## design.v

```verilog
module	inv (A, Y);
   input A;
   output Y;
   not u1 (Y,A);
endmodule 
module	and2 (A, B, Y);
   input A, B;
   output Y;
   and u1 (Y,A,B);
endmodule 
module	and3 (A, B, C, Y);
   input A, B,C;
   output Y;
   and u1 (Y,A,B,C);
endmodule 
module	and4 (A,B,C,D, Y);
   input A,B,C,D;
   output Y;
   and u1 (Y,A,B,C,D);
endmodule 
module	and5 (A,B,C,D,E, Y);
   input A,B,C,D,E;
   output Y;
   and u1 (Y,A,B,C,D,E);
endmodule 
module	and8 (A,B,C,D,E,F,G,H, Y);
   input A,B,C,D,E,F,G,H;
   output Y;
   and u1 (Y,A,B,C,D,E,F,G,H);
endmodule 
module	nand2 (A, B, Y);
   input A, B;
   output Y;
   nand u1 (Y,A,B);
endmodule 
module	nand3 (A, B, C, Y);
   input A, B,C;
   output Y;
   nand u1 (Y,A,B,C);
endmodule 
module	nand4 (A,B,C,D, Y);
   input A,B,C,D;
   output Y;
   nand u1 (Y,A,B,C,D);
endmodule 
module	nand5 (A,B,C,D,E, Y);
   input A,B,C,D,E;
   output Y;
   nand u1 (Y,A,B,C,D,E);
endmodule 
module	nand8 (A,B,C,D,E,F,G,H, Y);
   input A,B,C,D,E,F,G,H;
   output Y;
   nand u1 (Y,A,B,C,D,E,F,G,H);
endmodule 
module	xor2 (A, B, Y);
   input A, B;
   output Y;
   xor u1 (Y,A,B);
endmodule 
module	xor3 (A, B, C, Y);
   input A, B,C;
   output Y;
   xor u1 (Y,A,B,C);
endmodule 
module	xor4 (A,B,C,D, Y);
   input A,B,C,D;
   output Y;
   xor u1 (Y,A,B,C,D);
endmodule 
module	xor5 (A,B,C,D,E, Y);
   input A,B,C,D,E;
   output Y;
   xor u1 (Y,A,B,C,D,E);
endmodule 
module	xor8 (A,B,C,D,E,F,G,H, Y);
   input A,B,C,D,E,F,G,H;
   output Y;
   xor u1 (Y,A,B,C,D,E,F,G,H);
endmodule 
module	nor2 (A, B, Y);
   input A, B;
   output Y;
   nor u1 (Y,A,B);
endmodule 
module	or2 (A, B, Y);
   input A, B;
   output Y;
   or u1 (Y,A,B);
endmodule 
module	or8 (A,B,C,D,E,F,G,H, Y);
   input A,B,C,D,E,F,G,H;
   output Y;
   or u1 (Y,A,B,C,D,E,F,G,H);
endmodule 
module	c1908 (InDataBus, InCheckBits, InExtSynBits,
				    ContE, ContB, ContF, ContG, ContH, ContK, ContL,
				    OutDataBus, OutSynCheckBits,
				    ByteParLo, ByteParHi, UncorrError);
   input [15:0] 	InDataBus;
   output [15:0] 	OutDataBus;
   input [5:0] 	InCheckBits;
   output [5:0] 	OutSynCheckBits;
   input [3:0] 	InExtSynBits;
   input 	ContE, ContB, ContF, ContG, ContH, ContK, ContL;
   output 	ByteParLo, ByteParHi, UncorrError;
   TopLevel1908 Ckt1908(InDataBus, InCheckBits, InExtSynBits,
				    ContE, ContB, ContF, ContG, ContH, ContK, ContL,
				    OutDataBus, OutSynCheckBits,
				    ByteParLo, ByteParHi, UncorrError);
endmodule  
module TopLevel1908(InDataBus, InCheckBits, InExtSynBits,
				    ContE, ContB, ContF, ContG, ContH, ContK, ContL,
				    OutDataBus, OutSynCheckBits,
				    ByteParLo, ByteParHi, UncorrError);
   input [15:0]  InDataBus;
   input [5:0]	  InCheckBits;
   input [3:0]	  InExtSynBits;
   input		  ContE, ContB, ContF, ContG, ContH, ContK, ContL;
   output [15:0] OutDataBus;
   output [5:0]  OutSynCheckBits;
   output		  ByteParLo, ByteParHi, UncorrError;
   wire [5:0]	  SynBits, NewSynBits, Not_NewSynBits, AllExtSynBits;
   wire		  ContIntM, ContIntP, CorrectionFlag;
   wire		  CorrectionFlagLo, CorrectionFlagHi;
   wire		  InDBParityLo, InDBParityHi;
   wire [15:0]	  DecodedSyn;
   wire [11:0]	  ProductSyn;
   SyndromeGenerator M1(InDataBus, InCheckBits, ContB, ContG, ContH,
			SynBits, InDBParityLo, InDBParityHi);
   ModifySyndrome M2(SynBits, InExtSynBits, InCheckBits, ContE, ContG, ContH,
		     NewSynBits, Not_NewSynBits, AllExtSynBits,
		     ContIntM, ContIntP);
   SyndromeDecode M3(NewSynBits, Not_NewSynBits, ContIntM, ContIntP,
		     ContE, ContB, ContF, ContG, ContH, ContK, ContL,
		     DecodedSyn, ProductSyn,
		     CorrectionFlag, CorrectionFlagLo, CorrectionFlagHi);
   DataBusCorrect M4(InDataBus, DecodedSyn, OutDataBus);
   SynCheckGenerator M5(SynBits, AllExtSynBits, CorrectionFlag, ContE, ContF, ContB,
			OutSynCheckBits);
   ByteParity M6(InDBParityHi, InCheckBits[3], CorrectionFlagHi, ContB, ContL,
		 ByteParHi);
   ByteParity M7(InDBParityLo, InCheckBits[5], CorrectionFlagLo, ContB, ContK,
		 ByteParLo);
   UncorrErrorGenerator M8(ProductSyn, Not_NewSynBits, CorrectionFlagHi, CorrectionFlagLo,
			   InCheckBits[1], InCheckBits[4],			   
			   ContE, ContF, ContB, ContG, ContH, ContIntM, ContIntP,
			   UncorrError);
endmodule  
module SyndromeGenerator(InDataBus, InCheckBits, ContB, ContG, ContH,
				    SynBits, InDBParityLo, InDBParityHi);
   input [15:0] InDataBus;
   input [5:0]	 InCheckBits;
   input		 ContB, ContG, ContH;
   output [5:0] SynBits;
   output		 InDBParityLo, InDBParityHi;
   wire         line0, line1, line2, line3, line4, line5, line6, line7, line8, line9, line10, 
                   line11, line12, line13, line14, line15, line16, line17, line18, line19, line20,
                   line21, line22, line23, line24, line25, line26, line27, line28, line29, line30, 
                   line31, line32, line33, line34, line35, line36, line37, line38, line39, line40,
                   line41, line42, line43, line44, line45, line46, line47, line48, line49, line50, 
                   line51, line52, line53, line54, line55, line56, line57, line58, line59, line60,
                   line61, line62, line63, line64, line65, line66, line67, line68, line69, line70, 
                   line71, line72, line73, line74, line75, line76, line77, line78, line79,
                   line80, line81, line82, line83, line84, line85, line86, line87, line88, line89, 
                   line90, line91, line92, line93;
  wire         Not_ContB, Not_ContH;
  wire         temp0, temp1, temp2, temp3, temp4, temp5;
   wire [15:0]	 NotInDataBus;
   inv UM1_0( .A(ContB), .Y(Not_ContB) );
   inv UM1_1( .A(ContH), .Y(Not_ContH) );
   and3 UM1_2( .A(InCheckBits[0]), .B(ContG), .C(Not_ContB), .Y(temp0) );
   and3 UM1_3( .A(InCheckBits[1]), .B(Not_ContH), .C(Not_ContB), .Y(temp1) );
   and3 UM1_4( .A(InCheckBits[2]), .B(Not_ContH), .C(Not_ContB), .Y(temp2) );
   and2 UM1_5( .A(InCheckBits[3]), .B(Not_ContB), .Y(temp3) );
   and3 UM1_6( .A(InCheckBits[4]), .B(ContG), .C(Not_ContB), .Y(temp4) );
   and2 UM1_7( .A(InCheckBits[5]), .B(Not_ContB), .Y(temp5) );
   inv UM1_8( .A(InDataBus[0]), .Y(NotInDataBus[0]) ),
      UM1_9( .A(InDataBus[1]), .Y(NotInDataBus[1]) ),
      UM1_10( .A(InDataBus[2]), .Y(NotInDataBus[2]) ),
      UM1_11( .A(InDataBus[3]), .Y(NotInDataBus[3]) ),
      UM1_12( .A(InDataBus[4]), .Y(NotInDataBus[4]) ),
      UM1_13( .A(InDataBus[5]), .Y(NotInDataBus[5]) ),
      UM1_14( .A(InDataBus[6]), .Y(NotInDataBus[6]) ),
      UM1_15( .A(InDataBus[7]), .Y(NotInDataBus[7]) ),
      UM1_16( .A(InDataBus[8]), .Y(NotInDataBus[8]) ),
      UM1_17( .A(InDataBus[9]), .Y(NotInDataBus[9]) ),
      UM1_18( .A(InDataBus[10]), .Y(NotInDataBus[10]) ),
      UM1_19( .A(InDataBus[11]), .Y(NotInDataBus[11]) ),
      UM1_20( .A(InDataBus[12]), .Y(NotInDataBus[12]) ),
      UM1_21( .A(InDataBus[13]), .Y(NotInDataBus[13]) ),
      UM1_22( .A(InDataBus[14]), .Y(NotInDataBus[14]) ),
      UM1_23( .A(InDataBus[15]), .Y(NotInDataBus[15]) );
   xor2 UM1_46( .A(NotInDataBus[7]), .B(NotInDataBus[5]), .Y(line46) );
   xor2 UM1_47( .A(line46), .B(NotInDataBus[2]), .Y(line47) );
   xor2 UM1_48( .A(NotInDataBus[14]), .B(NotInDataBus[9]), .Y(line48) );
   xor2 UM1_49( .A(line48), .B(NotInDataBus[11]), .Y(line49) );
   xor2 UM1_50( .A(line47), .B(line49), .Y(line50) );
   xor2 UM1_51( .A(line50), .B(temp0), .Y(SynBits[0]) );
   xor2 UM1_38( .A(NotInDataBus[8]), .B(NotInDataBus[13]), .Y(line38) );
   xor2 UM1_39( .A(line38), .B(NotInDataBus[15]), .Y(line39) );
   xor2 UM1_40( .A(NotInDataBus[14]), .B(temp1), .Y(line40) );
   xor2 UM1_41( .A(line40), .B(NotInDataBus[10]), .Y(line41) );
   xor2 UM1_42( .A(line39), .B(line41), .Y(line42) );
   xor2 UM1_43( .A(NotInDataBus[7]), .B(NotInDataBus[4]), .Y(line43) );
   xor2 UM1_44( .A(line43), .B(NotInDataBus[1]), .Y(line44) );
   xor2 UM1_45( .A(line42), .B(line44), .Y(SynBits[1]) );
   xor2 UM1_24( .A(NotInDataBus[0]), .B(temp2), .Y(line24) );
   xor2 UM1_25( .A(NotInDataBus[12]), .B(NotInDataBus[11]), .Y(line25) );
   xor2 UM1_26( .A(line25), .B(NotInDataBus[10]), .Y(line26) );
   inv UM1_27( .A(line26), .Y(line27) );
   xor2 UM1_28( .A(NotInDataBus[15]), .B(NotInDataBus[14]), .Y(line28) );
   xor2 UM1_29( .A(line28), .B(NotInDataBus[9]), .Y(line29) );
   xor2 UM1_30( .A(line27), .B(line29), .Y(line30) );
   xor2 UM1_31( .A(NotInDataBus[6]), .B(NotInDataBus[5]), .Y(line31) );
   xor2 UM1_32( .A(line31), .B(NotInDataBus[4]), .Y(line32) );
   inv UM1_33( .A(line32), .Y(line33) );
   xor2 UM1_34( .A(line30), .B(line33), .Y(line34) );
   inv UM1_35( .A(line34), .Y(line35) );
   inv UM1_36( .A(line24), .Y(line36) );
   xor2 UM1_37( .A(line36), .B(line35), .Y(SynBits[2]) );
   xor2 UM1_76( .A(NotInDataBus[3]), .B(NotInDataBus[13]), .Y(line76) );
   xor2 UM1_77( .A(line76), .B(temp3), .Y(line77) );
   xor2 UM1_78( .A(NotInDataBus[2]), .B(NotInDataBus[1]), .Y(line78) );
   xor2 UM1_79( .A(line78), .B(NotInDataBus[0]), .Y(line79) );
   xor2 UM1_80( .A(NotInDataBus[15]), .B(NotInDataBus[14]), .Y(line80) );
   xor2 UM1_81( .A(line80), .B(NotInDataBus[9]), .Y(line81) );
   inv UM1_82( .A(line81), .Y(line82) );
   xor2 UM1_83( .A(line79), .B(line82), .Y(line83) );
   xor2 UM1_84( .A(line83), .B(line27), .Y(line84) );
   inv UM1_85( .A(line84), .Y(line85) );
   xor2 UM1_86( .A(line77), .B(line85), .Y(SynBits[3]) );
   xor2 UM1_52( .A(NotInDataBus[8]), .B(NotInDataBus[13]), .Y(line52) );
   xor2 UM1_53( .A(line52), .B(NotInDataBus[15]), .Y(line53) );
   inv UM1_54( .A(line53), .Y(line54) );
   xor2 UM1_55( .A(NotInDataBus[9]), .B(NotInDataBus[6]), .Y(line55) );
   xor2 UM1_56( .A(line55), .B(NotInDataBus[3]), .Y(line56) );
   inv UM1_57( .A(line56), .Y(line57) );
   xor2 UM1_58( .A(line54), .B(line57), .Y(line58) );
   xor2 UM1_59( .A(temp4), .B(NotInDataBus[12]), .Y(line59) );
   inv UM1_60( .A(line59), .Y(line60) );
   xor2 UM1_61( .A(line58), .B(line60), .Y(SynBits[4]) );
   xor2 UM1_62( .A(line29), .B(NotInDataBus[8]), .Y(line62) );
   xor2 UM1_63( .A(line62), .B(temp5), .Y(line63) );
   inv UM1_64( .A(line63), .Y(line64) );
   xor2 UM1_65( .A(NotInDataBus[2]), .B(NotInDataBus[1]), .Y(line65) );
   xor2 UM1_66( .A(line65), .B(NotInDataBus[0]), .Y(line66) );
   inv UM1_67( .A(line66), .Y(line67) );
   xor2 UM1_68( .A(NotInDataBus[6]), .B(NotInDataBus[5]), .Y(line68) );
   xor2 UM1_69( .A(line68), .B(NotInDataBus[4]), .Y(line69) );
   xor2 UM1_70( .A(line67), .B(line69), .Y(line70) );
   xor2 UM1_71( .A(NotInDataBus[7]), .B(NotInDataBus[3]), .Y(line71) );
   inv UM1_72( .A(line71), .Y(line72) );
   xor2 UM1_73( .A(line70), .B(line72), .Y(line73) );
   xor2 UM1_74( .A(line64), .B(line73), .Y(line74) );
   inv UM1_75( .A(line74), .Y(SynBits[5]) );
   xor2 UM1_87( .A(line67), .B(line69), .Y(line87) );
   xor2 UM1_88( .A(line87), .B(line72), .Y(InDBParityLo) );
   xor2 UM1_89( .A(NotInDataBus[12]), .B(NotInDataBus[11]), .Y(line89) );
   xor2 UM1_90( .A(line89), .B(NotInDataBus[10]), .Y(line90) );
   xor2 UM1_91( .A(line82), .B(line90), .Y(line91) );
   xor2 UM1_92( .A(NotInDataBus[13]), .B(NotInDataBus[8]), .Y(line92) );
   inv UM1_93( .A(line92), .Y(line93) );
   xor2 UM1_94( .A(line91), .B(line93), .Y(InDBParityHi) );
endmodule  
module ModifySyndrome(SynBits, InExtSynBits, InCheckBits, ContE, ContG, ContH,
				  NewSynBits, Not_NewSynBits, AllExtSynBits,
				  ContIntM, ContIntP);
   input [5:0]	 SynBits;
   input [3:0]	 InExtSynBits;
   input [5:0]	 InCheckBits;
   input		 ContE, ContG, ContH;
   output [5:0] NewSynBits, Not_NewSynBits, AllExtSynBits;
   output		 ContIntM, ContIntP;
   wire         Not_ContE, Not_ContH;
   wire         temp0, temp1, temp2, temp3, temp4, temp5, line7, line10;
   inv  UM2_0( .A(ContE), .Y(Not_ContE) );
   and2 UM2_1( .A(SynBits[0]), .B(Not_ContE), .Y(temp0) ),
        UM2_2( .A(SynBits[1]), .B(Not_ContE), .Y(temp1) ),
        UM2_3( .A(SynBits[2]), .B(Not_ContE), .Y(temp2) ),
        UM2_4( .A(SynBits[3]), .B(Not_ContE), .Y(temp3) ),
        UM2_5( .A(SynBits[4]), .B(Not_ContE), .Y(temp4) ),
        UM2_6( .A(SynBits[5]), .B(Not_ContE), .Y(temp5) );
   assign AllExtSynBits[3:0] = InExtSynBits[3:0];
   nand2 UM2_7( .A(ContG), .B(Not_ContE), .Y(line7) );
   and2 UM2_8( .A(InCheckBits[0]), .B(line7), .Y(AllExtSynBits[4]) );
   inv  UM2_9( .A(ContH), .Y(Not_ContH) );
   nand2 UM2_10( .A(Not_ContH), .B(Not_ContE), .Y(line10) );
   and2 UM2_11( .A(line10), .B(InCheckBits[2]), .Y(AllExtSynBits[5]) );
   nand2 UM2_12( .A(InCheckBits[1]), .B(line10), .Y(ContIntM) );
   nand2 UM2_13( .A(InCheckBits[4]), .B(line7), .Y(ContIntP) );
   xor2  UM2_14( .A(temp0), .B(AllExtSynBits[0]), .Y(NewSynBits[0]) ),
        UM2_15( .A(temp1), .B(AllExtSynBits[1]), .Y(NewSynBits[1]) ),
        UM2_16( .A(temp2), .B(AllExtSynBits[2]), .Y(NewSynBits[2]) ),
        UM2_17( .A(temp3), .B(AllExtSynBits[3]), .Y(NewSynBits[3]) ),
        UM2_18( .A(temp4), .B(AllExtSynBits[4]), .Y(NewSynBits[4]) ),
        UM2_19( .A(temp5), .B(AllExtSynBits[5]), .Y(NewSynBits[5]) );
   inv  UM2_20( .A(NewSynBits[0]), .Y(Not_NewSynBits[0]) ),
        UM2_21( .A(NewSynBits[1]), .Y(Not_NewSynBits[1]) ),
        UM2_22( .A(NewSynBits[2]), .Y(Not_NewSynBits[2]) ),
        UM2_23( .A(NewSynBits[3]), .Y(Not_NewSynBits[3]) ),
        UM2_24( .A(NewSynBits[4]), .Y(Not_NewSynBits[4]) ),
        UM2_25( .A(NewSynBits[5]), .Y(Not_NewSynBits[5]) );
endmodule  
module SyndromeDecode(NewSynBits, Not_NewSynBits, ContIntM, ContIntP,
				  ContE, ContB, ContF, ContG, ContH, ContK, ContL,
				  DecodedSyn, ProductSyn,
				  CorrectionFlag, CorrectionFlagLo, CorrectionFlagHi);
   input [5:0]	  NewSynBits, Not_NewSynBits;
   input		  ContIntM, ContIntP;
   input		  ContE, ContB, ContF, ContG, ContH, ContK, ContL;
   output [15:0] DecodedSyn;
   output [11:0] ProductSyn;
   output		  CorrectionFlag, CorrectionFlagLo, CorrectionFlagHi;
   wire         line0, line1, line2, line3, line4, line5, line6, line7;
   wire         Not_ContK, Not_ContL, Not_ContB, NotGH, ContIntLo, ContIntHi;
   inv  UM3_0( .A(ContK), .Y(Not_ContK) );
   inv  UM3_1( .A(ContL), .Y(Not_ContL) );  
   inv  UM3_2( .A(ContB), .Y(Not_ContB) );
   nand2 UM3_3( .A(ContG), .B(ContH), .Y(NotGH) );
   nand4 UM3_4( .A(Not_ContK), .B(ContE), .C(ContB), .D(NotGH), .Y(line4) );
   nand3 UM3_5( .A(ContF), .B(Not_ContB), .C(NotGH), .Y(line5) );
   nand2 UM3_6( .A(line4), .B(line5), .Y(ContIntLo) );
   nand4 UM3_7( .A(Not_ContL), .B(ContE), .C(ContB), .D(NotGH), .Y(line7) );
   nand2 UM3_8( .A(line7), .B(line5), .Y(ContIntHi) );
   and2 UM3_9 ( .A(ContIntM), .B(NewSynBits[5]), .Y(ProductSyn[0]) ),
       UM3_10( .A(Not_NewSynBits[0]), .B(Not_NewSynBits[1]), .Y(ProductSyn[1]) ),
       UM3_11( .A(Not_NewSynBits[4]), .B(Not_NewSynBits[2]), .Y(ProductSyn[2]) ),
       UM3_12( .A(Not_NewSynBits[0]), .B(NewSynBits[1]), .Y(ProductSyn[3]) ),
       UM3_13( .A(NewSynBits[0]), .B(Not_NewSynBits[1]), .Y(ProductSyn[4]) ),
       UM3_14( .A(NewSynBits[4]), .B(Not_NewSynBits[2]), .Y(ProductSyn[5]) ),
       UM3_15( .A(ContIntP), .B(Not_NewSynBits[3]), .Y(ProductSyn[6]) ),
       UM3_16( .A(NewSynBits[4]), .B(NewSynBits[2]), .Y(ProductSyn[7]) ),
       UM3_17( .A(ContIntM), .B(Not_NewSynBits[5]), .Y(ProductSyn[8]) ),
       UM3_18( .A(Not_NewSynBits[4]), .B(NewSynBits[2]), .Y(ProductSyn[9]) ),
       UM3_19( .A(ContIntP), .B(NewSynBits[3]), .Y(ProductSyn[10]) ),
       UM3_20( .A(NewSynBits[0]), .B(NewSynBits[1]), .Y(ProductSyn[11]) );
   and5 UM3_21( .A(ProductSyn[0]), .B(ProductSyn[10]), .C(ProductSyn[9]),
			.D(ProductSyn[1]), .E(ContIntLo), .Y(DecodedSyn[0]) ),
       UM3_22( .A(ProductSyn[0]), .B(ProductSyn[10]), .C(ProductSyn[2]),
			.D(ProductSyn[3]), .E(ContIntLo), .Y(DecodedSyn[1]) ),
       UM3_23( .A(ProductSyn[0]), .B(ProductSyn[10]), .C(ProductSyn[2]),
			.D(ProductSyn[4]), .E(ContIntLo), .Y(DecodedSyn[2]) ),
       UM3_24( .A(ProductSyn[0]), .B(ProductSyn[10]), .C(ProductSyn[5]),
			.D(ProductSyn[1]), .E(ContIntLo), .Y(DecodedSyn[3]) ),
       UM3_25( .A(ProductSyn[0]), .B(ProductSyn[6]), .C(ProductSyn[9]),
			.D(ProductSyn[3]), .E(ContIntLo), .Y(DecodedSyn[4]) ),
       UM3_26( .A(ProductSyn[0]), .B(ProductSyn[6]), .C(ProductSyn[9]),
			.D(ProductSyn[4]), .E(ContIntLo), .Y(DecodedSyn[5]) ),
       UM3_27( .A(ProductSyn[0]), .B(ProductSyn[6]), .C(ProductSyn[7]),
			.D(ProductSyn[1]), .E(ContIntLo), .Y(DecodedSyn[6]) ),
       UM3_28( .A(ProductSyn[0]), .B(ProductSyn[6]), .C(ProductSyn[2]),
			.D(ProductSyn[11]), .E(ContIntLo), .Y(DecodedSyn[7]) ),
       UM3_29( .A(ProductSyn[0]), .B(ProductSyn[6]), .C(ProductSyn[5]),
			.D(ProductSyn[3]), .E(ContIntHi), .Y(DecodedSyn[8]) ),
       UM3_30( .A(ProductSyn[0]), .B(ProductSyn[10]), .C(ProductSyn[7]),
			.D(ProductSyn[4]), .E(ContIntHi), .Y(DecodedSyn[9]) ),
       UM3_31( .A(ProductSyn[8]), .B(ProductSyn[10]), .C(ProductSyn[9]),
			.D(ProductSyn[3]), .E(ContIntHi), .Y(DecodedSyn[10]) ),
       UM3_32( .A(ProductSyn[8]), .B(ProductSyn[10]), .C(ProductSyn[9]),
			.D(ProductSyn[4]), .E(ContIntHi), .Y(DecodedSyn[11]) ),
       UM3_33( .A(ProductSyn[8]), .B(ProductSyn[10]), .C(ProductSyn[7]),
			.D(ProductSyn[1]), .E(ContIntHi), .Y(DecodedSyn[12]) ),
       UM3_34( .A(ProductSyn[8]), .B(ProductSyn[10]), .C(ProductSyn[5]),
			.D(ProductSyn[3]), .E(ContIntHi), .Y(DecodedSyn[13]) ),
       UM3_35( .A(ProductSyn[0]), .B(ProductSyn[10]), .C(ProductSyn[9]),
			.D(ProductSyn[11]), .E(ContIntHi), .Y(DecodedSyn[14]) ),
       UM3_36( .A(ProductSyn[0]), .B(ProductSyn[10]), .C(ProductSyn[7]),
			.D(ProductSyn[3]), .E(ContIntHi), .Y(DecodedSyn[15]) );
   or8 UM3_37( .A(DecodedSyn[0]), .B(DecodedSyn[1]), .C(DecodedSyn[2]),
			.D(DecodedSyn[3]), .E(DecodedSyn[4]), .F(DecodedSyn[5]),
			.G(DecodedSyn[6]), .H(DecodedSyn[7]), .Y(CorrectionFlagLo) );
   or8 UM3_38( .A(DecodedSyn[8]), .B(DecodedSyn[9]), .C(DecodedSyn[10]),
			.D(DecodedSyn[11]), .E(DecodedSyn[12]), .F(DecodedSyn[13]),
			.G(DecodedSyn[14]), .H(DecodedSyn[15]), .Y(CorrectionFlagHi) );
   or2 UM3_39( .A(CorrectionFlagLo), .B(CorrectionFlagHi), .Y(CorrectionFlag) );
endmodule  
module DataBusCorrect(InDataBus, DecodedSyn, OutDataBus);
   input [15:0]  InDataBus, DecodedSyn;
   output [15:0] OutDataBus;
   xor2 UM4_0( .A(InDataBus[0]), .B(DecodedSyn[0]), .Y(OutDataBus[0]) ),
      UM4_1( .A(InDataBus[1]), .B(DecodedSyn[1]), .Y(OutDataBus[1]) ),
      UM4_2( .A(InDataBus[2]), .B(DecodedSyn[2]), .Y(OutDataBus[2]) ),
      UM4_3( .A(InDataBus[3]), .B(DecodedSyn[3]), .Y(OutDataBus[3]) ),
      UM4_4( .A(InDataBus[4]), .B(DecodedSyn[4]), .Y(OutDataBus[4]) ),
      UM4_5( .A(InDataBus[5]), .B(DecodedSyn[5]), .Y(OutDataBus[5]) ),
      UM4_6( .A(InDataBus[6]), .B(DecodedSyn[6]), .Y(OutDataBus[6]) ),
      UM4_7( .A(InDataBus[7]), .B(DecodedSyn[7]), .Y(OutDataBus[7]) ),
      UM4_8( .A(InDataBus[8]), .B(DecodedSyn[8]), .Y(OutDataBus[8]) ),
      UM4_9( .A(InDataBus[9]), .B(DecodedSyn[9]), .Y(OutDataBus[9]) ),
      UM4_10( .A(InDataBus[10]), .B(DecodedSyn[10]), .Y(OutDataBus[10]) ),
      UM4_11( .A(InDataBus[11]), .B(DecodedSyn[11]), .Y(OutDataBus[11]) ),
      UM4_12( .A(InDataBus[12]), .B(DecodedSyn[12]), .Y(OutDataBus[12]) ),
      UM4_13( .A(InDataBus[13]), .B(DecodedSyn[13]), .Y(OutDataBus[13]) ),
      UM4_14( .A(InDataBus[14]), .B(DecodedSyn[14]), .Y(OutDataBus[14]) ),
      UM4_15( .A(InDataBus[15]), .B(DecodedSyn[15]), .Y(OutDataBus[15]) );
endmodule  
module SynCheckGenerator(SynBits, AllExtSynBits, CorrectionFlag, ContE,
					ContF, ContB, OutSynCheckBits);
   input [5:0]	 SynBits, AllExtSynBits;
   input		 CorrectionFlag;
   input		 ContE, ContF, ContB;
   output [5:0] OutSynCheckBits;
   wire         Not_ContF;
   inv  UM5_0( .A(ContF), .Y(Not_ContF) );
   SynCheckSlice UM5_1(SynBits[0], AllExtSynBits[0], CorrectionFlag, ContE,
				   Not_ContF, ContB, OutSynCheckBits[0]),
                 UM5_2(SynBits[1], AllExtSynBits[1], CorrectionFlag, ContE,
				   Not_ContF, ContB, OutSynCheckBits[1]),
                 UM5_3(SynBits[2], AllExtSynBits[2], CorrectionFlag, ContE,
				   Not_ContF, ContB, OutSynCheckBits[2]),
                 UM5_4(SynBits[3], AllExtSynBits[3], CorrectionFlag, ContE,
				   Not_ContF, ContB, OutSynCheckBits[3]),
                 UM5_5(SynBits[4], AllExtSynBits[4], CorrectionFlag, ContE,
				   Not_ContF, ContB, OutSynCheckBits[4]),
                 UM5_6(SynBits[5], AllExtSynBits[5], CorrectionFlag, ContE,
				   Not_ContF, ContB, OutSynCheckBits[5]);
endmodule  
module SynCheckSlice(SynBits_i, AllExtSynBits_i, CorrectionFlag, ContE,
				 NotContF, ContB, OutSynCheckBits_i);
   input	SynBits_i, AllExtSynBits_i;
   input	CorrectionFlag;
   input	ContE, NotContF, ContB;
   output	OutSynCheckBits_i;
   wire         line0, line1, line2 ;
   and3 SCS_0( .A(AllExtSynBits_i), .B(ContE), .C(CorrectionFlag), .Y(line0) );
   xor2  SCS_1( .A(SynBits_i), .B(line0), .Y(line1) );
   nand2 SCS_2( .A(NotContF), .B(ContB), .Y(line2) );
   and2 SCS_3( .A(line2), .B(line1), .Y(OutSynCheckBits_i) );
endmodule  
module ByteParity (InDBParity_N, InCheckBit_N, CorrectionFlag_N, ContB, Cont_N,
			    ByteParity_N);
   input	InDBParity_N, InCheckBit_N, CorrectionFlag_N;
   input	ContB, Cont_N;
   output	ByteParity_N;
   wire         line0, line1, line2, line3, line4, line5, line6, line7, line8;
   wire         Not_Cont_N, Not_ContB, Not_InDBParity_N;
   inv UM6_7_0( .A(ContB), .Y(Not_ContB) ),
      UM6_7_1( .A(Cont_N), .Y(Not_Cont_N) ),
      UM6_7_2( .A(InDBParity_N), .Y(Not_InDBParity_N) );
   nand2 UM6_7_3( .A(ContB), .B(Not_Cont_N), .Y(line3) );
   and2 UM6_7_4( .A(line3), .B(Not_InDBParity_N), .Y(line4) );
   and2 UM6_7_5( .A(CorrectionFlag_N), .B(Not_ContB), .Y(line5) );
   xor2  UM6_7_6( .A(line5), .B(line4), .Y(line6) );
   nand2 UM6_7_7( .A(InCheckBit_N), .B(Cont_N), .Y(line7) );
   and2 UM6_7_8( .A(line7), .B(ContB), .Y(line8) );
   xor2  UM6_7_9( .A(line6), .B(line8), .Y(ByteParity_N) );
endmodule  
module UncorrErrorGenerator (ProductSyn, Not_NewSynBits, CorrectionFlagHi, CorrectionFlagLo,
			     InCheckBit1, InCheckBit4,
			     ContE,ContF, ContB, ContG, ContH, ContIntM, ContIntP,
			     UncorrError);
   input [11:0]	ProductSyn;
   input [5:0]	Not_NewSynBits;
   input	InCheckBit1, InCheckBit4;	
   input	CorrectionFlagHi, CorrectionFlagLo;
   input	ContE, ContF, ContB, ContG, ContH, ContIntM, ContIntP;
   output	UncorrError;
   wire		 UESignal, ErrorFREE;
   wire         line0, line1, line2, line3, line4, line5, line6, line7, line8, line9,
		line10, line11, line12, line13, line14, line15, line16, line17, line18;
   wire         Not_ContH, Not_ContE, Not_ContB, Not_ContF, NotM, NotP, NotGH, ContIntUE, NotCorrFlagHi, NotCorrFlagLo;
   inv  UM8_0( .A(ContH), .Y(Not_ContH) ),
        UM8_1( .A(ContE), .Y(Not_ContE) ),
        UM8_2( .A(ContB), .Y(Not_ContB) ),
        UM8_3( .A(ContF), .Y(Not_ContF) ),
        UM8_4( .A(ContIntM), .Y(NotM) ),
        UM8_5( .A(ContIntP), .Y(NotP) );
   nand2 UM8_6( .A(ContG), .B(ContH), .Y(NotGH) );
   and3 UM8_7( .A(ContF), .B(Not_ContB), .C(NotGH), .Y(ContIntUE) );
   UEGen UM8_8(ProductSyn, ContIntUE, NotM, NotP, Not_NewSynBits[3], Not_NewSynBits[5],
	       UESignal);
   nand2 UM8_9( .A(Not_ContH), .B(Not_ContE), .Y(line9) ),
         UM8_10( .A(InCheckBit1), .B(line9), .Y(line10) ),
         UM8_11( .A(ContG), .B(Not_ContE), .Y(line11) ),
         UM8_12( .A(InCheckBit4), .B(line11), .Y(line12 ) );
   nand8 UM8_13( .A(Not_NewSynBits[0]), .B(Not_NewSynBits[1]), .C(Not_NewSynBits[2]),
		 .D(Not_NewSynBits[3]), .E(Not_NewSynBits[4]), .F(Not_NewSynBits[5]),
		 .G(line10), .H(line12), .Y(ErrorFREE) );
   inv  UM8_14( .A(CorrectionFlagHi), .Y(NotCorrFlagHi) ),
        UM8_15( .A(CorrectionFlagLo), .Y(NotCorrFlagLo) );
   and3 UM8_16( .A(NotCorrFlagLo), .B(NotCorrFlagHi), .C(UESignal), .Y(line16) );
   and4 UM8_17( .A(Not_ContB), .B(ErrorFREE), .C(ContF), .D(line16), .Y(line17) );
   and3 UM8_18( .A(Not_ContB), .B(ErrorFREE), .C(Not_ContF), .Y(line18) );
   nor2 UM8_19( .A(line18), .B(line17), .Y(UncorrError) );
endmodule  
module UEGen(ProductSyn, ContIntUE, NotM, NotP, NotNewSynBit3, NotNewSynBit5,
		   UESignal);
   input [11:0] ProductSyn;
   input	ContIntUE, NotM, NotP, NotNewSynBit3, NotNewSynBit5;
   output	UESignal;
   wire line0, line1, line2, line3, line4, line5, line6, line7, line8, line9;
   and2 UEG_0( .A(NotP), .B(NotNewSynBit3), .Y(line0) ),
        UEG_1( .A(NotM), .B(NotNewSynBit5), .Y(line1) );
   nand5 UEG_2( .A(ProductSyn[0]), .B(ProductSyn[6]), .C(ProductSyn[2]),
		.D(ProductSyn[1]), .E(ContIntUE), .Y(line2) ),
         UEG_3( .A(ProductSyn[8]), .B(ProductSyn[10]), .C(ProductSyn[2]),
		.D(ProductSyn[1]), .E(ContIntUE), .Y(line3) ),
         UEG_4( .A(ProductSyn[8]), .B(ProductSyn[6]), .C(ProductSyn[9]),
		.D(ProductSyn[1]), .E(ContIntUE), .Y(line4) ),
         UEG_5( .A(ProductSyn[8]), .B(ProductSyn[6]), .C(ProductSyn[2]),
		.D(ProductSyn[3]), .E(ContIntUE), .Y(line5) ),
         UEG_6( .A(ProductSyn[8]), .B(ProductSyn[6]), .C(ProductSyn[2]),
		.D(ProductSyn[4]), .E(ContIntUE), .Y(line6) ),
         UEG_7( .A(ProductSyn[8]), .B(ProductSyn[6]), .C(ProductSyn[5]),
		.D(ProductSyn[1]), .E(ContIntUE), .Y(line7) ),
         UEG_8( .A(ProductSyn[8]), .B(line0), .C(ProductSyn[2]),
		.D(ProductSyn[1]), .E(ContIntUE), .Y(line8) ),
         UEG_9( .A(line1), .B(ProductSyn[6]), .C(ProductSyn[2]),
	        .D(ProductSyn[1]), .E(ContIntUE), .Y(line9) );
   and8 UEG_10( .A(line2), .B(line3), .C(line4), .D(line5), .E(line6),
		.F(line7), .G(line8), .H(line9), .Y(UESignal) );
endmodule  
module error_correction # (
    parameter puf_sig_length     = 256,
    parameter ipid_N             = 16
)
(
    input                                clk,
    input                                rst_n,
    input        [1:0]                   pcm_instruction,
    input        [puf_sig_length-1:0]    pcm_puf_in,
    input                                pcm_puf_in_valid,
    input        [$clog2(ipid_N)-1:0]    pcm_ipid_number,
    output logic [puf_sig_length-1:0]    pcm_puf_out,
    output logic                         pcm_puf_out_valid,
    output logic                         pcm_S_c  
);  
typedef enum logic [1:0] {IDLE, PROVISION_ID, CORRECT_SIG} state_t;
state_t state_r; 
logic [(6*(puf_sig_length/16))-1:0] parity_bits [0:ipid_N-1];
wire [puf_sig_length-1:0] temp_corrected_out; 
genvar j;
generate
    for (j =0; j < puf_sig_length/16; j++) begin
        error_module errorX (.data(pcm_puf_in[((j+1)*16)-1:j*16]), .parity(parity_bits[pcm_ipid_number][((j+1)*6)-1:j*6]), .corrected_out(temp_corrected_out[((j+1)*16)-1:j*16]));
    end 
endgenerate 
always @(posedge clk) begin
    if (state_r == PROVISION_ID && pcm_puf_in_valid) begin
        for (int i = 0; i < puf_sig_length/16; i++) begin
            parity_bits[pcm_ipid_number][0+(6*i)] <= pcm_puf_in[2+(16*i)] ^ pcm_puf_in[5+(16*i)] ^ pcm_puf_in[7+(16*i)] ^ pcm_puf_in[9+(16*i)] ^ pcm_puf_in[11+(16*i)] ^ pcm_puf_in[14+(16*i)];
            parity_bits[pcm_ipid_number][1+(6*i)] <= pcm_puf_in[1+(16*i)] ^ pcm_puf_in[4+(16*i)] ^ pcm_puf_in[7+(16*i)] ^ pcm_puf_in[8+(16*i)] ^ pcm_puf_in[10+(16*i)] ^ pcm_puf_in[13+(16*i)] ^ pcm_puf_in[14+(16*i)] ^ pcm_puf_in[15+(16*i)];
            parity_bits[pcm_ipid_number][2+(6*i)] <= pcm_puf_in[0+(16*i)] ^ pcm_puf_in[4+(16*i)] ^ pcm_puf_in[5+(16*i)] ^ pcm_puf_in[6+(16*i)] ^ pcm_puf_in[9+(16*i)] ^ pcm_puf_in[10+(16*i)] ^ pcm_puf_in[11+(16*i)] ^ pcm_puf_in[12+(16*i)] ^ pcm_puf_in[14+(16*i)] ^ pcm_puf_in[15+(16*i)];
            parity_bits[pcm_ipid_number][3+(6*i)] <= pcm_puf_in[0+(16*i)] ^ pcm_puf_in[1+(16*i)] ^ pcm_puf_in[2+(16*i)] ^ pcm_puf_in[3+(16*i)] ^ pcm_puf_in[4+(16*i)] ^ pcm_puf_in[9+(16*i)] ^ pcm_puf_in[10+(16*i)] ^ pcm_puf_in[11+(16*i)] ^ pcm_puf_in[12+(16*i)] ^ pcm_puf_in[13+(16*i)] ^ pcm_puf_in[14+(16*i)] ^ pcm_puf_in[15+(16*i)];
            parity_bits[pcm_ipid_number][4+(6*i)] <= pcm_puf_in[3+(16*i)] ^ pcm_puf_in[6+(16*i)] ^ pcm_puf_in[8+(16*i)] ^ pcm_puf_in[9+(16*i)] ^ pcm_puf_in[12+(16*i)]  ^ pcm_puf_in[13+(16*i)] ^ pcm_puf_in[15+(16*i)];
            parity_bits[pcm_ipid_number][5+(6*i)] <= pcm_puf_in[0+(16*i)] ^ pcm_puf_in[1+(16*i)] ^ pcm_puf_in[2+(16*i)] ^ pcm_puf_in[3+(16*i)] ^ pcm_puf_in[4+(16*i)] ^ pcm_puf_in[5+(16*i)] ^ pcm_puf_in[6+(16*i)] ^ pcm_puf_in[7+(16*i)] ^ pcm_puf_in[8+(16*i)] ^ pcm_puf_in[9+(16*i)] ^ pcm_puf_in[14+(16*i)] ^ pcm_puf_in[15+(16*i)];                 
        end 
    end
end
always @(posedge clk, negedge rst_n) begin
    if (~rst_n) begin
        state_r <= IDLE; 
        pcm_puf_out_valid <= 0;
        pcm_puf_out <= 0; 
        pcm_S_c <= 0; 
    end 
    else begin
        case (state_r) 
            IDLE : begin
                pcm_S_c <= 0; 
                pcm_puf_out_valid <= 0;
                pcm_puf_out_valid <= 0;
                if (pcm_instruction == 2'b01) begin
                    state_r <= PROVISION_ID; 
                end 
                else if (pcm_instruction == 2'b10) begin
                    state_r <= CORRECT_SIG; 
                end 
            end 
            PROVISION_ID : begin  
                if (pcm_puf_in_valid) begin 
                    pcm_S_c <= 1; 
                    if (pcm_instruction == 2'b00) begin 
                        state_r <= IDLE; 
                        pcm_S_c <= 0; 
                    end 
                end 
            end 
            CORRECT_SIG : begin
                pcm_puf_out <= temp_corrected_out; 
                pcm_puf_out_valid <= 1;
                if (pcm_instruction == 2'b00) begin
                    state_r <= IDLE; 
                end 
            end 
        endcase 
    end 
end 
endmodule 
module error_module (
    input   [15:0]  data, 
    input   [5:0]   parity, 
    output logic [15:0]  corrected_out
    );
	wire ContG = 1'b1;
	wire ContH = 1'b0;
	wire ContB = 1'b0;
	wire ContE = 1'b0;
	wire ContF = 1'b1;
	wire ContK = 1'b1;
	wire ContL = 1'b1;
    wire ByteParLo1, ByteParHi1;
	wire UncorrError1;
    wire [5 :0] OutSynCheckBits;
	c1908 error_correction_1 (.InDataBus(data), .InCheckBits(parity), .InExtSynBits(4'b0000), 
	.ContE(ContE), .ContB(ContB), .ContF(ContF), .ContG(ContG), .ContH(ContH), .ContK(ContK), .ContL(ContL),
	.OutDataBus(corrected_out), .ByteParLo(ByteParLo1), .ByteParHi(ByteParHi1), .UncorrError(UncorrError1),
	.OutSynCheckBits(OutSynCheckBits));
endmodule
```

## run.sh

```bash
#!/bin/bash
# the make line also repeats each setting of config.mk as NAME=value (left out here)
make -C /OpenROAD-flow-scripts/flow DESIGN_CONFIG=/design/flow/config.mk WORK_HOME=/design/flow/orfs CLKGATE_MAP_FILE= finish
```

## config.mk

```make
export PLATFORM = sky130hd
export DESIGN_NAME = error_correction
export DESIGN_NICKNAME = error_correction
export VERILOG_FILES = /design/flow/design.v
export SDC_FILE = /design/flow/constraint.sdc
export NUM_CORES = 4
export LEC_CHECK = 0
export CAP_MARGIN = 20
export CORE_MARGIN = 2
export CORE_UTILIZATION = 16
export PLACE_DENSITY = 0.6
export SLEW_MARGIN = 20
```

## constraint.sdc

```tcl
create_clock -name core_clock -period 7.46 [get_ports {clk}]
set_input_delay 1.4920 -clock core_clock [delete_from_list [all_inputs] [get_ports {clk}]]
set_output_delay 1.4920 -clock core_clock [all_outputs]
set_load 0.01 [all_outputs]
```

==> impl_metrics.tcl, run 1 <==
# collected from the flow reports
set metrics [dict create \
    status "timing/DRC/antenna clean" \
    path_clk_slew_ns 0.07 \
    clockPowerShare 0.323 \
    yosysSeqAreaShare 0.6535 \
    worst_r2r_path_depth 5 \
    cts.repair.resized 0 \
    cpMostUsedCell "mux4_2" \
    worst_hold_startpoint "pcm_puf_out[80]$_DFFE_PN0P_" \
    p_switching_mw 9.430 \
    syn_inst 4461 \
    track_usage 0.08896 \
    criticalPathCategory "in2reg" \
    holdPathStages 2 \
    required_ns 8.12 \
    power-top-group "sequential cells" \
    crit_chain "buf_8, buf_12, mux4_2, mux4_2, xnor3_2, or2b_1, nor4_1, xnor2_1, a21oi_1" \
    clock_power_mw 10.1 \
    ys_types 73 \
    cts_buffers 201 \
    top_cell_area_share 0.5725 \
    synth_top_cell_by_area "edfxtp_1" \
    cts_tree "done" \
    ys_cells 4461 \
    ir_drop_mv 0.2035 \
    htree_num_levels 4 \
    grt-ovfl-total 0 \
    cts_setup_buffers 0 \
    async_reset_ff_frac 0.1452 \
    synth_flops 1797 \
    io_pins 523 \
    power_density_nw_per_um2 308.7 \
    clk-insertion-delay-late_ns 0.93 \
    worstPathArrival_ns 5.29 \
    warnings 46 \
    use_met1 0.1159 \
    grt_pass1_wl_um 335200 \
    die_w_um 713.6 \
    gp_congestion 0.8217 \
    switching_share 0.3017 \
    crit_start "pcm_ipid_number[0]" \
    dp_hpwl_um 145600 \
    crit_buf_inv 2 \
    yosys_area_um2 80570 \
    xor_share 0.1074 \
    maxCapViolCount 0 \
    top_cells_by_count "edfxtp_1 (1536), mux4_2 (431), xnor2_1 (405)" \
    seq_power_share 0.429 \
    top_logic_kind "multiplexers" \
    dpl.cell_count 11540 \
    holdPathEnd "pcm_puf_out[80]$_DFFE_PN0P_" \
    finalSetupViolCount 0 \
    grt_pass1_vias 45840 \
    final.min_clock_period_ns 4.630 \
    fa_ha_area_frac 0.0004659 \
    synthToLayoutAreaGrowth_pct 25.64 \
    wl_um 235900 \
    grtUsageMet3 0.01775 \
    ff_type "edfxtp_1" \
    top_cell "edfxtp_1" \
    p_int_mw 21.82 \
    combPwrFrac 0.248 \
    final_core_util 0.2018 \
    edf_count 1536 \
    die_h_um 713.6 \
    cts_buffer_depth 4 \
    grt-busiest-layer "met2" \
    io_buffers 522 \
    worst_path_largest_cell_delay_ns 0.59 \
    core-area_um2 501600 \
    tightest_slew_ns 1.088 \
    netlist_area_um2 80570 \
    r2r_setup_slack_ns 4.23 \
    core_util_floorplan 0.1606 \
    ys.warnings.count 1 \
    hp-class "reg2reg" \
    ys_sh_mux 0.1350 \
    r2r-end "parity_bits[3][4]$_DFFE_PP_" \
    avgRoutedWirePerCell_um 19.75 \
    cts.sinks 1797 \
    simple_gate_area_frac 0.05615 \
    comb_cell_power_mw 7.75 \
    crit_family "buffers and inverters" \
    pg_seq_mw 13.4 \
    rsz0062_at_grt "no" \
    drcViolationCount 0 \
    drtIter0Drc 3885 \
    finClkSkew_ns 0.1258 \
    clock_tree.root_cell "clkbuf_16" \
    hold_buffers 0 \
    finalHoldViolCount 0 \
    slowest_stage "buf_12" \
    cp_num_cells 9 \
    drtPass1Iterations 5 \
    area_leaders "edfxtp_1 (57%), mux4_2 (12%), dfrtp_1 (8.1%)" \
    vias_per_cell 3.710 \
    maxSlewViolCount 0 \
    fp_nets 4729 \
    slew_headroom 0.2743 \
    syn_avg_cell_area_um2 18.06 \
    crit_fanout 78 \
    die_area_um2 509300 \
    ys_sh_aoi 0.03031 \
    rows 260 \
    nets 5334 \
    max_freq_mhz 216.0 \
    drtAntennaViolNets 0 \
    vias 44290 \
    holdWs_ns 0.5123 \
    critPathLaunchType "input port" \
    endpoint "pcm_puf_out[108]$_DFFE_PN0P_" \
    met2_usage 0.1492 \
    critPathCaptureType "flop" \
    grt_start_max_net_pins 194 \
    fin_cells 11940 \
    r2r_start "state_r[2]$_DFF_PN0_" \
    antenna_found_initial 34 \
    p_leak_nw 32.10 \
    finalClockPeriodUsage 0.6207 \
]
[layout make-up]
type / count / area [µm²]
Clock buffer: 232 / 5146
Sequential cell: 1797 / 52660
Antenna cell: 25 / 62.56
Timing Repair Buffer: 611 / 6399
Multi-Input combinational cell: 2445 / 27010
Inverter: 10 / 38.79
Clock inverter: 138 / 1553
Tap cell: 6681 / 8359
Fill cell: 52780 / 400400
[metrics by stage]
stage               worst slack, ns  power (mW)  TNS, ns  area, µm²
CTS                           2.850       31.54        0     100800
floorplan                   -0.1981       17.93  -170.68      80590
global route                  2.620       32.65        0     101200
detailed placement            1.867       21.30        0      94150
global placement              1.848       21.09        0      94020
finish                        2.830       31.25        0     101200
[layer usage]
| layer | wire length, µm | share of wire |
|---|---|---|
| met1 | 99900 | 0.42 |
| met2 | 115000 | 0.49 |
| met3 | 14710 | 0.062 |
| met4 | 6110 | 0.026 |
| met5 | 103 | 0.00044 |
==> inputs of run 2 (changes only) <==
Settings changed: ABC_AREA set to 0, CORE_ASPECT_RATIO set to 0.9, CORE_UTILIZATION 16 to 70, CTS_CLUSTER_SIZE set to 52, GPL_ROUTABILITY_DRIVEN set to 0, PLACE_DENSITY 0.6 to unset, PLACE_DENSITY_LB_ADDON set to 0.02, SLEW_MARGIN 20 to 10.
Clock period 7.46 ns to 2.3 ns, I/O delays scaled along.
==> run 2 against run 1 <==
- the flow now stops in 4_1_cts
- die size is 77% lower
- synthesized area did not move
- synthesized cell count stayed put
==> impl_metrics.tcl, run 2 <==
# yosys + openroad results
set metrics [dict create \
    async_reset_ff_frac 0.1452 \
    die_area_um2 117800 \
    io_buffers 522 \
    yosys_area_um2 80570 \
    die_h_um 325.9 \
    fp_nets 4729 \
    ys_cells 4461 \
    top_cell "edfxtp_1" \
    syn_inst 4461 \
    placed_cell_area_um2 96930 \
    core-area_um2 114600 \
    edf_count 1536 \
    simple_gate_area_frac 0.05615 \
    tool.error "[ERROR DPL-0033] detailed placement checks failed during check placement." \
    ff_type "edfxtp_1" \
    ys.warnings.count 1 \
    yosysSeqAreaShare 0.6535 \
    status "did not finish" \
    die_w_um 361.6 \
    core_util_floorplan 0.7033 \
    ys_types 73 \
    stop_stage "4_1_cts" \
    xor_share 0.1074 \
    fa_ha_area_frac 0.0004659 \
    ys_sh_mux 0.1350 \
    top_cell_area_share 0.5725 \
    netlist_area_um2 80570 \
    syn_avg_cell_area_um2 18.06 \
    area_leaders "edfxtp_1 (57%), mux4_2 (12%), dfrtp_1 (8.1%)" \
    top_logic_kind "multiplexers" \
    synth_top_cell_by_area "edfxtp_1" \
    synth_flops 1797 \
    dp_hpwl_um 156900 \
    ys_sh_aoi 0.03031 \
    io_pins 523 \
    rows 118 \
    top_cells_by_count "edfxtp_1 (1536), mux4_2 (431), xnor2_1 (405)" \
]
==> run 2: stage by stage <==
stage,setup WS [ns],cells,hold slack (ns)
global placement,-1.261,7344,0.3941
floorplan,-2.352,4461,0.1644
detailed placement,-1.416,7344,0.3945
==> inputs of run 3 (changes only) <==
Settings changed: CORE_ASPECT_RATIO 0.9 to 1.65, CORE_UTILIZATION 70 to 61, PLACE_DENSITY set to 0.56, PLACE_DENSITY_LB_ADDON 0.02 to unset.
==> run 3 against run 2 <==
- now fails the layout checks on negative setup slack
- synthesized area stayed put
- synthesized cell count is the same
- die size increased by 15%
==> impl_metrics.tcl, run 3 <==
# collected from the flow reports
set metrics [dict create \
    area_leaders "edfxtp_1 (57%), mux4_2 (12%), dfrtp_1 (8.1%)" \
    dp_hpwl_um 148400 \
    crit_family "multiplexers" \
    warnings 33 \
    finalClockPeriodUsage 1.259 \
    num-fill-cells 6284 \
    worst_r2r_path_depth 9 \
    finClkSkew_ns 0.02272 \
    htree_num_levels 4 \
    final_area_um2 109500 \
    regArea_um2 52660 \
    maxSlewViolCount 0 \
    yosysSeqAreaShare 0.6535 \
    core-area_um2 131400 \
    fa_ha_area_frac 0.0004659 \
    clockPowerShare 0.255 \
    r2r-end "pcm_puf_out[213]$_DFFE_PN0P_" \
    r2r_setup_slack_ns -0.59 \
    comb_cell_power_mw 41.0 \
    io_pins 523 \
    path_clk_slew_ns 0.07 \
    pg_seq_mw 43.0 \
    vias 50640 \
    core_util_floorplan 0.6133 \
    syn_avg_cell_area_um2 18.06 \
    syn_inst 4461 \
    io_buffers 522 \
    endpoint "pcm_puf_out[213]$_DFFE_PN0P_" \
    ff_type "edfxtp_1" \
    slowest_stage "mux4_2" \
    slew_headroom 0.3570 \
    ys_cells 4461 \
    required_ns 2.96 \
    yosys_area_um2 80570 \
    violations "negative setup slack" \
    avgRoutedWirePerCell_um 29.15 \
    tightest_slew_ns 0.9612 \
    synthToLayoutAreaGrowth_pct 35.95 \
    critPathCaptureType "flop" \
    top_cell "edfxtp_1" \
    crit_fanout 2 \
    finalSetupViolCount 256 \
    criticalPathCategory "reg2reg" \
    power-top-group "sequential cells" \
    fin_ws_ns -0.5949 \
    ys.warnings.count 1 \
    critPathLaunchType "flop" \
    hp-class "in2async" \
    worstPathArrival_ns 3.56 \
    wl_um 235700 \
    nets 6482 \
    xor_share 0.1074 \
    r2r_start "parity_bits[3][79]$_DFFE_PP_" \
    ys_types 73 \
    die_h_um 470.8 \
    p_leak_nw 39.58 \
    power_density_nw_per_um2 1030 \
    rsz0062_at_grt "yes" \
    maxCapViolCount 0 \
    crit_buf_inv 2 \
    grt_pass1_vias 52610 \
    cts_buffer_depth 3 \
    top_cells_by_count "edfxtp_1 (1536), mux4_2 (431), xnor2_1 (405)" \
    crit_start "parity_bits[3][79]$_DFFE_PP_" \
    synth_top_cell_by_area "edfxtp_1" \
    clock_power_mw 28.8 \
    p_int_mw 77.61 \
    crit_chain "mux4_2, mux4_2, xnor3_1, or3_4, nor4_4, buf_4, xnor2_2, buf_6, a21oi_2" \
    drcViolationCount 0 \
    fp_nets 4729 \
    cp_num_cells 9 \
    grt-ovfl-total 0 \
    worst_path_largest_cell_delay_ns 0.54 \
    seq_power_share 0.381 \
    combPwrFrac 0.364 \
    clock_tree.root_cell "clkbuf_16" \
    drtPass1Iterations 5 \
    die_area_um2 135100 \
    track_usage 0.3466 \
    cts_tree "done" \
    setup_tns_ns -87.31 \
    status "failed layout checks" \
    edf_count 1536 \
    async_reset_ff_frac 0.1452 \
    ys_sh_mux 0.1350 \
    top_cell_area_share 0.5725 \
    grt_pass1_wl_um 340800 \
    placed_cell_area_um2 97640 \
    netlist_area_um2 80570 \
    clk-insertion-delay-late_ns 0.81 \
    finalHoldViolCount 0 \
    cts_buffers 161 \
    die_w_um 286.9 \
    ys_sh_aoi 0.03031 \
    switching_share 0.3118 \
    cpMostUsedCell "mux4_2" \
    drtAntennaViolNets 0 \
    comb_area_um2 30770 \
    final.min_clock_period_ns 2.895 \
    ir_drop_mv 0.9675 \
    p_switching_mw 35.17 \
    synth_flops 1797 \
    simple_gate_area_frac 0.05615 \
    max_freq_mhz 345.4 \
    rows 171 \
    antenna_found_initial 7 \
    top_logic_kind "multiplexers" \
    vias_per_cell 6.265 \
    grt_start_max_net_pins 68 \
    cts.sinks 1797 \
    drtIter0Drc 4394 \
]
run 3: final cells by class:
cell class	instances	share of cell area
flip-flops and latches	1797	0.4808
multi-input cells	2447	0.2809
repair buffers	1797	0.1669
clock buffers	187	0.03854
well taps	1730	0.01976
clock inverters	112	0.01266
inverters	10	0.0003427
diodes	4	0.00009138
run 3: repair_timing:
| item | in CTS | in global routing |
|---|---|---|
| pin swaps | 502 | 285 |
| buffers inserted | 85 | 71 |
| gates resized | 763 | 237 |
| hold endpoints to repair | 129 | 0 |
| endpoints found under the setup margin | 315 | 324 |
| hold buffers | 1 | 0 |
| gates cloned | 12 | 1 |
run 3: routing by layer:
metal / GRT usage / vias to the layer above / wire [µm]
met4: 0.1204 / 2 / 8879
li1: - / 21310 / -
met2: 0.6252 / 2507 / 127800
met5: 0 / - / 17
met3: 0.05271 / 521 / 15820
met1: 0.4240 / 26310 / 83140
run 3: through the flow:
| step | setup WS, ns | cells | power, mW | utilization | hold slack (ns) |
|---|---|---|---|---|---|
| 6_report | -0.5949 | 8084 | 112.8 | 0.8338 | 0.1083 |
| 5_1_grt | -0.6461 | 8084 | 116.4 | 0.8338 | 0.1109 |
| 4_1_cts | -0.5270 | 8013 | 109.5 | 0.8205 | 0.07118 |
| 3_5_place_dp | -1.454 | 7628 | 74.03 | 0.7432 | 0.3512 |
| 3_3_place_gp | -1.451 | 7628 | 73.33 | 0.7432 | 0.3495 |
| 2_1_floorplan | -2.352 | 4461 | 58.16 | - | 0.1644 |
==> inputs of run 4 (changes only) <==
Settings changed: ABC_AREA 0 to unset, CAP_MARGIN 20 to 5, CORE_ASPECT_RATIO 1.65 to unset, CORE_UTILIZATION 61 to 70, CTS_CLUSTER_DIAMETER set to 358, CTS_CLUSTER_SIZE 52 to 54, GPL_ROUTABILITY_DRIVEN 0 to unset, HOLD_SLACK_MARGIN set to 0.29, PLACE_DENSITY 0.56 to unset, SETUP_SLACK_MARGIN set to -0.18, SLEW_MARGIN 10 to 20.
==> run 4 against run 3 <==
- the run now fails in 5_1_grt
- synthesized area did not move
- synthesized cell count did not move
- die size shrank 13%
==> impl_metrics.tcl, run 4 <==
# yosys + openroad results
set metrics [dict create \
    yosys_area_um2 80570 \
    area_leaders "edfxtp_1 (57%), mux4_2 (12%), dfrtp_1 (8.1%)" \
    netlist_area_um2 80570 \
    top_cells_by_count "edfxtp_1 (1536), mux4_2 (431), xnor2_1 (405)" \
    ys_sh_mux 0.1350 \
    top_cell_area_share 0.5725 \
    ys_cells 4461 \
    async_reset_ff_frac 0.1452 \
    fa_ha_area_frac 0.0004659 \
    core-area_um2 114200 \
    rows 124 \
    simple_gate_area_frac 0.05615 \
    stop_stage "5_1_grt" \
    yosysSeqAreaShare 0.6535 \
    cts_buffer_depth 3 \
    gp_congestion 0.9133 \
    ff_type "edfxtp_1" \
    die_w_um 343.3 \
    die_h_um 343.3 \
    cts_buffers 39 \
    dp_hpwl_um 159100 \
    core_util_floorplan 0.7056 \
    xor_share 0.1074 \
    ys_sh_aoi 0.03031 \
    syn_avg_cell_area_um2 18.06 \
    cts.sinks 1797 \
    syn_inst 4461 \
    dpl.cell_count 7415 \
    htree_num_levels 2 \
    status "did not finish" \
    io_pins 523 \
    ys_types 73 \
    fp_nets 4729 \
    top_cell "edfxtp_1" \
    top_logic_kind "multiplexers" \
    clock_tree.root_cell "clkbuf_16" \
    die_area_um2 117800 \
    synth_flops 1797 \
    synth_top_cell_by_area "edfxtp_1" \
    io_buffers 522 \
    ys.warnings.count 1 \
    tool.error "[ERROR GRT-0228] Horizontal edge usage exceeds the maximum allowed. (7, 31) usage=65535 limit=3200" \
    edf_count 1536 \
    pre_cts_ws_ns -1.367 \
]
## run 4: stage by stage
stage	utilization	cell area, µm²
after floorplan	-	80780
after global placement	0.8541	97530
after detailed placement	0.8541	97530
after CTS	0.9017	103000
## run 4: repair_timing
action / 4_1_cts
gates resized: 664
buffers inserted: 91
pin swaps: 418
endpoints found under the hold margin: 210
setup endpoints to repair: 288
gates cloned: 11
hold buffers: 2
==> inputs of run 5 (changes only) <==
Settings changed: CAP_MARGIN 5 to 20, CORE_UTILIZATION 70 to 40, CTS_CLUSTER_DIAMETER 358 to unset, CTS_CLUSTER_SIZE 54 to unset, HOLD_SLACK_MARGIN 0.29 to unset, MAX_ROUTING_LAYER set to met4, PLACE_DENSITY set to 0.66, SETUP_SLACK_MARGIN -0.18 to unset.
Clock period 2.3 ns to 5.0 ns, I/O delays scaled along.
==> run 5 against run 4 <==
- now clean on timing, DRC and antenna
- die size grew 74%
- synthesized cell count unchanged
- synthesized area stayed put
==> impl_metrics.tcl, run 5 <==
# collected from the flow reports
set metrics [dict create \
    status "timing/DRC/antenna clean" \
    vias 44280 \
    clockPowerShare 0.308 \
    final_core_util 0.4817 \
    pg_seq_mw 19.8 \
    htree_num_levels 4 \
    comb_cell_power_mw 11.8 \
    synthToLayoutAreaGrowth_pct 19.62 \
    track_usage 0.2066 \
    path_clk_slew_ns 0.06 \
    worst_r2r_path_depth 7 \
    dp_hpwl_um 129500 \
    power-top-group "sequential cells" \
    hp-class "in2async" \
    seq_power_share 0.434 \
    top_cell_area_share 0.5725 \
    hold_buffers 0 \
    wl_um 208500 \
    ir_drop_mv 0.3008 \
    drtAntennaViolNets 0 \
    grt_pass1_vias 44760 \
    power_density_nw_per_um2 474.5 \
    slowest_stage "mux4_1" \
    area_leaders "edfxtp_1 (57%), mux4_2 (12%), dfrtp_1 (8.1%)" \
    finClkSkew_ns 0.04887 \
    tightest_slew_ns 1.108 \
    ys.warnings.count 1 \
    clock_tree.root_cell "clkbuf_16" \
    critPathCaptureType "flop" \
    grt-ovfl-total 0 \
    io_pins 523 \
    crit_fanout 49 \
    grt_start_max_net_pins 194 \
    ff_type "edfxtp_1" \
    maxCapViolCount 0 \
    crit_buf_inv 3 \
    ys_sh_mux 0.1350 \
    crit_family "multiplexers" \
    finalSetupViolCount 0 \
    async_reset_ff_frac 0.1452 \
    finalClockPeriodUsage 0.7553 \
    holdWs_ns 0.1420 \
    gp_congestion 0.9185 \
    vias_per_cell 5.557 \
    cts_buffers 185 \
    ys_cells 4461 \
    finalHoldViolCount 0 \
    avgRoutedWirePerCell_um 26.17 \
    drtPass1Iterations 6 \
    crit_start "pcm_ipid_number[0]" \
    fa_ha_area_frac 0.0004659 \
    cts.repair.resized 0 \
    nets 5401 \
    yosysSeqAreaShare 0.6535 \
    slew_headroom 0.2586 \
    syn_inst 4461 \
    switching_share 0.2982 \
    top_logic_kind "multiplexers" \
    ys_types 73 \
    criticalPathCategory "in2reg" \
    grt_pass1_wl_um 304300 \
    top_cells_by_count "edfxtp_1 (1536), mux4_2 (431), xnor2_1 (405)" \
    p_switching_mw 13.64 \
    rows 164 \
    r2r-end "pcm_puf_out[68]$_DFFE_PN0P_" \
    cts_buffer_depth 3 \
    drtIter0Drc 3895 \
    p_leak_nw 32.22 \
    drcViolationCount 0 \
    cp_num_cells 10 \
    worstPathArrival_ns 4.51 \
    worst_path_largest_cell_delay_ns 0.57 \
    critPathLaunchType "input port" \
    io_buffers 522 \
    endpoint "pcm_puf_out[188]$_DFFE_PN0P_" \
    antenna_found_initial 26 \
    top_cell "edfxtp_1" \
    combPwrFrac 0.259 \
    core_util_floorplan 0.4027 \
    p_int_mw 32.10 \
    cts_tree "done" \
    rsz0062_at_grt "no" \
    die_w_um 452.8 \
    simple_gate_area_frac 0.05615 \
    max_freq_mhz 264.8 \
    synth_top_cell_by_area "edfxtp_1" \
    r2r_setup_slack_ns 2.00 \
    fp_nets 4729 \
    core-area_um2 200100 \
    xor_share 0.1074 \
    cts.sinks 1797 \
    cts_setup_buffers 0 \
    required_ns 5.74 \
    yosys_area_um2 80570 \
    die_h_um 452.8 \
    ys_sh_aoi 0.03031 \
    crit_chain "buf_8, buf_12, buf_4, mux4_1, mux4_2, xor2_1, nand2b_1, or2_2, a2111o_1, nand3_1" \
    edf_count 1536 \
    warnings 34 \
    final.min_clock_period_ns 3.776 \
    clk-insertion-delay-late_ns 0.84 \
    syn_avg_cell_area_um2 18.06 \
    synth_flops 1797 \
    r2r_start "parity_bits[11][28]$_DFFE_PP_" \
    clock_power_mw 14.1 \
    netlist_area_um2 80570 \
    maxSlewViolCount 0 \
    die_area_um2 205000 \
]
run 5: area by class of cell:
class                   instances  area (µm²)
well taps                    2656        3323
fillers                     16540      103700
repair buffers                694        7224
clock inverters               122        1370
clock buffers                 224        4888
flip-flops and latches       1797       52660
multi-input cells            2445       26820
diodes                         20       50.05
inverters                      10       38.79
run 5: through the flow:
step	TNS (ns)	instance area (µm²)	std cells	setup slack, ns	power [mW]
CTS	0	96180	7948	1.240	46.00
detailed placement	0	89920	7602	0.4211	31.91
global route	0	96380	7968	1.050	47.63
global placement	0	89920	7602	0.4497	31.64
floorplan	-833.04	80720	4461	-0.8047	26.75
finish	0	96380	7968	1.224	45.73
run 5: metal layers:
layer / share of wire / GRT usage
met1: 0.40 / 0.2586
met4: 0.034 / 0.07115
met3: 0.051 / 0.02933
met2: 0.51 / 0.3453
met5: 0 / -
==> inputs of run 6 (changes only) <==
Settings changed: CORE_UTILIZATION 40 to 48, MAX_ROUTING_LAYER met4 to unset, PLACE_DENSITY 0.66 to unset, SETUP_SLACK_MARGIN set to -0.06.
Clock period 5.0 ns to 3.29 ns, I/O delays scaled along.
==> run 6 against run 5 <==
- critical endpoint is now pcm_puf_out[193]$_DFFE_PN0P_
- design area grew 5.9%
- largest power group unchanged
- die size down 17%
- flip-flop count is the same
- setup slack got worse by 1.1 ns
- non-clock buffer count up 718
==> impl_metrics.tcl, run 6 <==
# collected from the flow reports
set metrics [dict create \
    yosys_area_um2 80570 \
    cts.sinks 1797 \
    rows 150 \
    drtAntennaViolNets 0 \
    gp_congestion 0.8654 \
    crit_fanout 22 \
    async_reset_ff_frac 0.1452 \
    cts_setup_buffers 0 \
    switching_share 0.2893 \
    worst_path_largest_cell_delay_ns 0.55 \
    comb_cell_power_mw 20.6 \
    required_ns 3.92 \
    netlist_area_um2 80570 \
    die_w_um 413.7 \
    grt_start_max_net_pins 193 \
    maxSlewViolCount 0 \
    crit_family "multiplexers" \
    htree_num_levels 4 \
    p_switching_mw 20.85 \
    cts_buffer_depth 3 \
    top_logic_kind "multiplexers" \
    power-top-group "sequential cells" \
    cp_num_cells 10 \
    final_area_um2 102100 \
    combPwrFrac 0.286 \
    io_buffers 522 \
    finalClockPeriodUsage 0.9543 \
    maxCapViolCount 0 \
    slew_headroom 0.2484 \
    status "timing/DRC/antenna clean" \
    top_cells_by_count "edfxtp_1 (1536), mux4_2 (431), xnor2_1 (405)" \
    p_leak_nw 35.96 \
    syn_inst 4461 \
    seq_power_share 0.418 \
    synth_top_cell_by_area "edfxtp_1" \
    clock_power_mw 21.3 \
    xor_share 0.1074 \
    endpoint "pcm_puf_out[193]$_DFFE_PN0P_" \
    r2r_start "parity_bits[11][79]$_DFFE_PP_" \
    top_cell_area_share 0.5725 \
    critPathCaptureType "flop" \
    finClkSkew_ns 0.02273 \
    tightest_slew_ns 1.127 \
    simple_gate_area_frac 0.05615 \
    p_int_mw 51.23 \
    pg_seq_mw 30.1 \
    synthToLayoutAreaGrowth_pct 26.72 \
    die_area_um2 171200 \
    hp-class "in2async" \
    worst_r2r_path_depth 9 \
    rsz0062_at_grt "no" \
    crit_chain "buf_8, buf_12, buf_12, mux4_2, mux4_2, xnor3_1, nand2_1, nor4b_1, xnor2_1, a21oi_1" \
    path_clk_slew_ns 0.06 \
    crit_buf_inv 3 \
    syn_avg_cell_area_um2 18.06 \
    finalSetupViolCount 0 \
    grt_pass1_vias 47210 \
    crit_start "pcm_ipid_number[0]" \
    drtIter0Drc 3722 \
    finalPower_mw 72.08 \
    synth_flops 1797 \
    fp_nets 4729 \
    vias_per_cell 5.627 \
    edf_count 1536 \
    cts_tree "done" \
    drcViolationCount 0 \
    clockPowerShare 0.296 \
    drtPass1Iterations 8 \
    ys_types 73 \
    wl_um 207300 \
    core_util_floorplan 0.4824 \
    grt-ovfl-total 0 \
    warnings 36 \
    area_leaders "edfxtp_1 (57%), mux4_2 (12%), dfrtp_1 (8.1%)" \
    fa_ha_area_frac 0.0004659 \
    vias 46300 \
    ys_cells 4461 \
    top_cell "edfxtp_1" \
    final.min_clock_period_ns 3.140 \
    ir_drop_mv 0.5328 \
    ff_type "edfxtp_1" \
    finalHoldViolCount 0 \
    core-area_um2 167000 \
    power_density_nw_per_um2 706.0 \
    avgRoutedWirePerCell_um 25.19 \
    die_h_um 413.7 \
    placed_cell_area_um2 95630 \
    track_usage 0.2421 \
    antenna_found_initial 12 \
    slowest_stage "mux4_2" \
    r2r-end "pcm_puf_out[213]$_DFFE_PN0P_" \
    dp_hpwl_um 134000 \
    max_freq_mhz 318.5 \
    nets 6119 \
    clock_tree.root_cell "clkbuf_16" \
    clk-insertion-delay-late_ns 0.81 \
    ys_sh_aoi 0.03031 \
    io_pins 523 \
    criticalPathCategory "in2reg" \
    r2r_setup_slack_ns 0.31 \
    cts_buffers 185 \
    yosysSeqAreaShare 0.6535 \
    ys.warnings.count 1 \
    critPathLaunchType "input port" \
    grt_pass1_wl_um 307100 \
    ys_sh_mux 0.1350 \
    worstPathArrival_ns 3.77 \
]
## run 6: repair_timing
| action | in CTS | in global routing |
|---|---|---|
| endpoints found under the setup margin | 0 | 0 |
| resized | 0 | 0 |
| hold endpoints to repair | 43 | 0 |
| hold buffers | 1 | 0 |
## run 6: per-stage QoR
stage,instances,setup WS [ns],hold WS (ns),util,setup TNS [ns]
floorplan,4461,-1.560,0.3624,-,-1992.21
global placement,7867,-0.6599,0.4627,0.5724,-143.54
detailed placement,7867,-0.6885,0.4793,0.5725,-157.35
CTS,8215,0.1891,0.3677,0.6098,0
global route,8227,0.04382,0.4017,0.6112,0
finish,8228,0.1505,0.4075,0.6112,0
## run 6: metal layers
layer,wire length [µm],up-vias,track usage,share of wire
met5,0,-,0,0
met4,3962,0,0.06059,0.019
met3,9755,261,0.03148,0.047
met2,105100,1275,0.4058,0.51
met1,88410,24120,0.3379,0.43
li1,-,20640,-,-
## run 6: cell type report
cell class,count,area [µm²]
repair buffers,1412,13490
multi-input cells,2445,26890
inverters,10,37.54
fillers,12390,64940
diodes,13,32.53
clock inverters,115,1262
clock buffers,232,4961
well taps,2204,2758
flip-flops and latches,1797,52660
Power is estimated from default activity; no workload was simulated.
